run A:
## cardinal_router
module cardinal_router 
#(
    parameter PACKET_SIZE = 64
)
(
    input clk, reset,                     
    output polarity,
    input cwsi,                          
    output cwri,                         
    input [PACKET_SIZE - 1:0] cwdi,      
    input ccwsi,                         
    output ccwri,                        
    input [PACKET_SIZE - 1:0] ccwdi,     
    input pesi,                          
    output peri,                         
    input [PACKET_SIZE - 1:0] pedi,      
    output cwso,                         
    input cwro,                          
    output [PACKET_SIZE - 1:0] cwdo,     
    output ccwso,                        
    input ccwro,                         
    output [PACKET_SIZE - 1:0] ccwdo,    
    output peso,                         
    input pero,                          
    output [PACKET_SIZE - 1:0] pedo      
);
clock: 1.65 ns
lec_check: 0
abc_area: 1
cap_margin: 0
core_margin: 2
core_utilization: 70
cts_cluster_size: 50
hold_slack_margin: 0.29
setup_slack_margin: 0.48
slew_margin: 20
run.sh (not shown) runs the stock make flow with config.mk's settings and CLKGATE_MAP_FILE=.
Run A: aborted in 5_1_grt (tool error)
## Diff of input files: run B against run A
- MAX_ROUTING_LAYER: unset -> met4
- CORE_UTILIZATION: 70 -> 61
- HOLD_SLACK_MARGIN: 0.29 -> unset
- ABC_AREA: 1 -> unset
- CAP_MARGIN: 0 -> 20
- CTS_CLUSTER_SIZE: 50 -> unset
- SETUP_SLACK_MARGIN: 0.48 -> unset
- the clock period (ns, I/O delays scaled along): 1.65 -> 2.36
[summary]
- Chip height for run B: 4.6 µm up relative to run A
- The placed wire-length estimate after detailed placement in run A is 1.13 times that in run B.
- Of run A and run B, only run A never reached the final stage.
- Tool error GRT-0232 stopped run A during 5_1_grt; no final results.
- [run B] flow finished | final checks: failed | reasons: negative setup slack
- On multiplexer area fraction after synthesis: between run B and run A, it ends up higher for run B.
- Die boundary width grows slightly when moving from run A to run B.
- Run B against run A: post-synthesis sequential area ratio now sits higher, synthesized area now sits lower, number of levels in the clock H-tree now sits at about the same level, average cell area after synthesis now sits higher.
- Row area of the placeable core: run B higher / run A lower
- Number of buffers added for setup after CTS of run B exceeds that of run A by more than a quarter.
#### Input delta (run C over run B)
- clearing MAX_ROUTING_LAYER, which used to be met4
- swapping 61 for 43 in CORE_UTILIZATION
- swapping 2.36 for 3.59 in the clock period (ns, I/O delays scaled along)
Apart from run B, each of run B and run C ends the flow with a layout that passes the timing, design-rule and antenna checks.
Ran to the end and failed final checks on negative setup slack: run B.
The overall power in run C was lower than what run B gave.
Sort run B and run C by area used by multi-input combinational logic desc -> top: run B
The standard cells in run C occupy less silicon area than those in run B do.
Worst setup path endpoint: ccwdo[1] -> run C, pedo[14] -> run B
[compare] base=run B new=run C: worst setup slack climbed 530 ps, number of cells in the design after placement climbed 218.
[inputs] run D vs run C
- swapping 43 for 40 in CORE_UTILIZATION
- putting HOLD_SLACK_MARGIN at 0.07 where nothing was set
- putting GPL_TIMING_DRIVEN at 0 where nothing was set
- swapping 3.59 for 4.0 in the clock period (ns, I/O delays scaled along)
### Flow results
The flow for run D finished, though final verification flagged negative setup slack. The minimum hold slack was comparable across run C and run D. Run D vs. run C: cell area went up by about 1.7%. Static leakage delta (run D − run C): unfavourable. Via count of the first global-routing pass grows by a little under 10% when moving from run C to run D. Against run C, number of signal-net buffers in the layout in run D rose by more than half. Looking at internal power consumption across run C and run D, the one that comes out higher is run C. Changes observed in run D relative to run C: post-synthesis to final-layout area growth saw an increase, sequential fraction of total cell area fell by 0.66 points, sequential power shows a reduction of 9.9%. As far as clock distribution area overhead in the final layout is concerned, run C and run D perform about the same. The lower buffering stage count on the worst path with inverters included came out of run C.
For run E, these inputs were changed with respect to run D:
- a deleted GPL_TIMING_DRIVEN that had been 0
- a change of CORE_UTILIZATION from 40 to 59
- a deleted HOLD_SLACK_MARGIN that had been 0.07
- a change of the clock period (ns, I/O delays scaled along) from 4.0 to 2.02
Notes after the runs:
Every stage of run E finished as expected; the final checks, on the other hand, flagged negative setup slack, which means the layout fails. Although run D finished all stages, its layout failed final checks on negative setup slack. The cell area after layout in run E sits 5300 µm² above the value recorded for run D. Count of inserted tapcells went down by more than a quarter going from run D to run E. The amount of wire on met3 after detailed routing number comes out lower for run D vs run E. Clock share of power came out lower on run E than on run D. Power was lower in run D than in run E. Arrival time reported for the critical path endpoint: run E vs run D down 70 ps. Run E packs its core tighter than run D. Run D → run E: switching power total moved up; die span in x moved down; detailed-route wire length per cell moved up; number of nets in the layout moved up.

* * *

== job 5182 ==
Starting RTL as in the previous note.
clock: 4.66 ns
lec_check: 0
cap_margin: 20
cell_pad_in_sites_detail_placement: 1
core_margin: 2
core_utilization: 62
cts_cluster_diameter: 244
gpl_routability_driven: 1
place_density: 0.6
slew_margin: 20
Status: job 5182 FAILED at clock tree synthesis (tool error)
### job 5182 -> job 1956
- removing CELL_PAD_IN_SITES_DETAIL_PLACEMENT (formerly 1)
- changing CORE_UTILIZATION from 62 to 58
- removing GPL_ROUTABILITY_DRIVEN (formerly 1)
- removing CTS_CLUSTER_DIAMETER (formerly 244)
- removing PLACE_DENSITY (formerly 0.6)
- changing the clock period (ns, I/O delays scaled along) from 4.66 to 2.19
Results
Complete run, failing final checks: job 1956, reason setup timing.
Compared to job 5182, job 1956 has placement-stage worst setup slack 1.66 ns lower.
The run showing the smaller chip height is job 5182.
Between job 1956 and job 5182, the chip footprint is lower for job 5182.
Relative to job 5182, final weighted congestion in routability-driven placement increased by 1.2% in job 1956.
Comparing job 5182 against job 1956, there is no change at all in sequential cell area fraction in the yosys report.
## Diff of input files: job 9057 against job 1956
- an added CTS_CLUSTER_SIZE of 37
- an added MAX_ROUTING_LAYER of met4
- a change of CORE_UTILIZATION from 58 to 68
- a change of the clock period (ns, I/O delays scaled along) from 2.19 to 2.61
Results
- Job 9057 finished all stages; however, its layout fails the closing checks, the failures being setup timing.
- Clock-buffer cell count for job 9057 is higher than for job 1956.
- Number of resized instances in the post-cts repair step (lower): job 9057
- Side by side, flop share of the area turned out higher in job 9057 than in job 1956.
- Side by side, core utilization before placement turned out higher in job 9057 than in job 1956.
- Relative to job 1956, job 9057 improves die size.
- Job 9057 vs job 1956: number of stages on the worst setup path down in job 9057
- In the tables for job 9057 and job 1956, part of the power in combinational logic reads higher with job 1956.
diff inputs: job 9057 => job 3371
- changing CORE_UTILIZATION from 68 to 70
- removing MAX_ROUTING_LAYER (formerly met4)
- setting SETUP_SLACK_MARGIN to 0.59 for the first time
- changing the clock period (ns, I/O delays scaled along) from 2.61 to 2.48
==> results <==
- Of job 9057 and job 3371, only job 3371 never reached the final stage.
- Job 9057 completed end to end; final checks failed (setup timing).
- Summary of job 3371 over job 9057: row count decreased by 1 relative to the old numbers; starting density of the core shows an increase of 1.9 points; simple-gate area share of the yosys netlist now sits at about the same level.
diff inputs: job 3371 => job 6822
- CORE_UTILIZATION now 40, was 70
- SETUP_SLACK_MARGIN no longer set, was 0.59
- CTS_CLUSTER_SIZE no longer set, was 37
- the clock period (ns, I/O delays scaled along) now 3.59, was 2.48
[summary]
Job 6822 went all the way through synthesis, placement and routing and the layout is clean on timing, DRC and antenna.
Horizontal die dimension for job 6822: about 30% up relative to job 3371
Against job 3371, job 6822 comes in 30 points lower on floorplan core density.
Comparing job 6822 against job 3371, there is no change at all in proportion of synthesized chip area in sequential cells.
For job 7749, these inputs were changed with respect to job 6822:
- CTS_CLUSTER_SIZE now 37, previously not set
- CORE_UTILIZATION now 70, was 40
- the clock period (ns, I/O delays scaled along) now 2.63, was 3.59
--- outcome ---
[flow] job 7749 | stages: complete | final checks: fail | reason: setup timing. Sequential standard cell area essentially unchanged between job 7749 and job 6822. For standard-cell row count, dividing the value from job 6822 by the value from job 7749 gives 1.3. Register share of the cell area in job 7749 vs job 6822: down 0.82 points. Clock network fraction of total power (lower): job 7749. Job 7749: cell-internal power 32% above job 6822. Comparing job 6822 against job 7749, there is no change at all in number of synthesized flops with an enable pin. The run showing the smaller smallest setup slack after layout is job 7749. Total power deteriorates in job 7749 relative to job 6822. NOTE final cell count job 6822->job 7749 decreased by a little under 10%. Job 7749 vs job 6822, routed wire length went up by 12%.
No activity file was given, so power comes from the tool's default toggle rates.
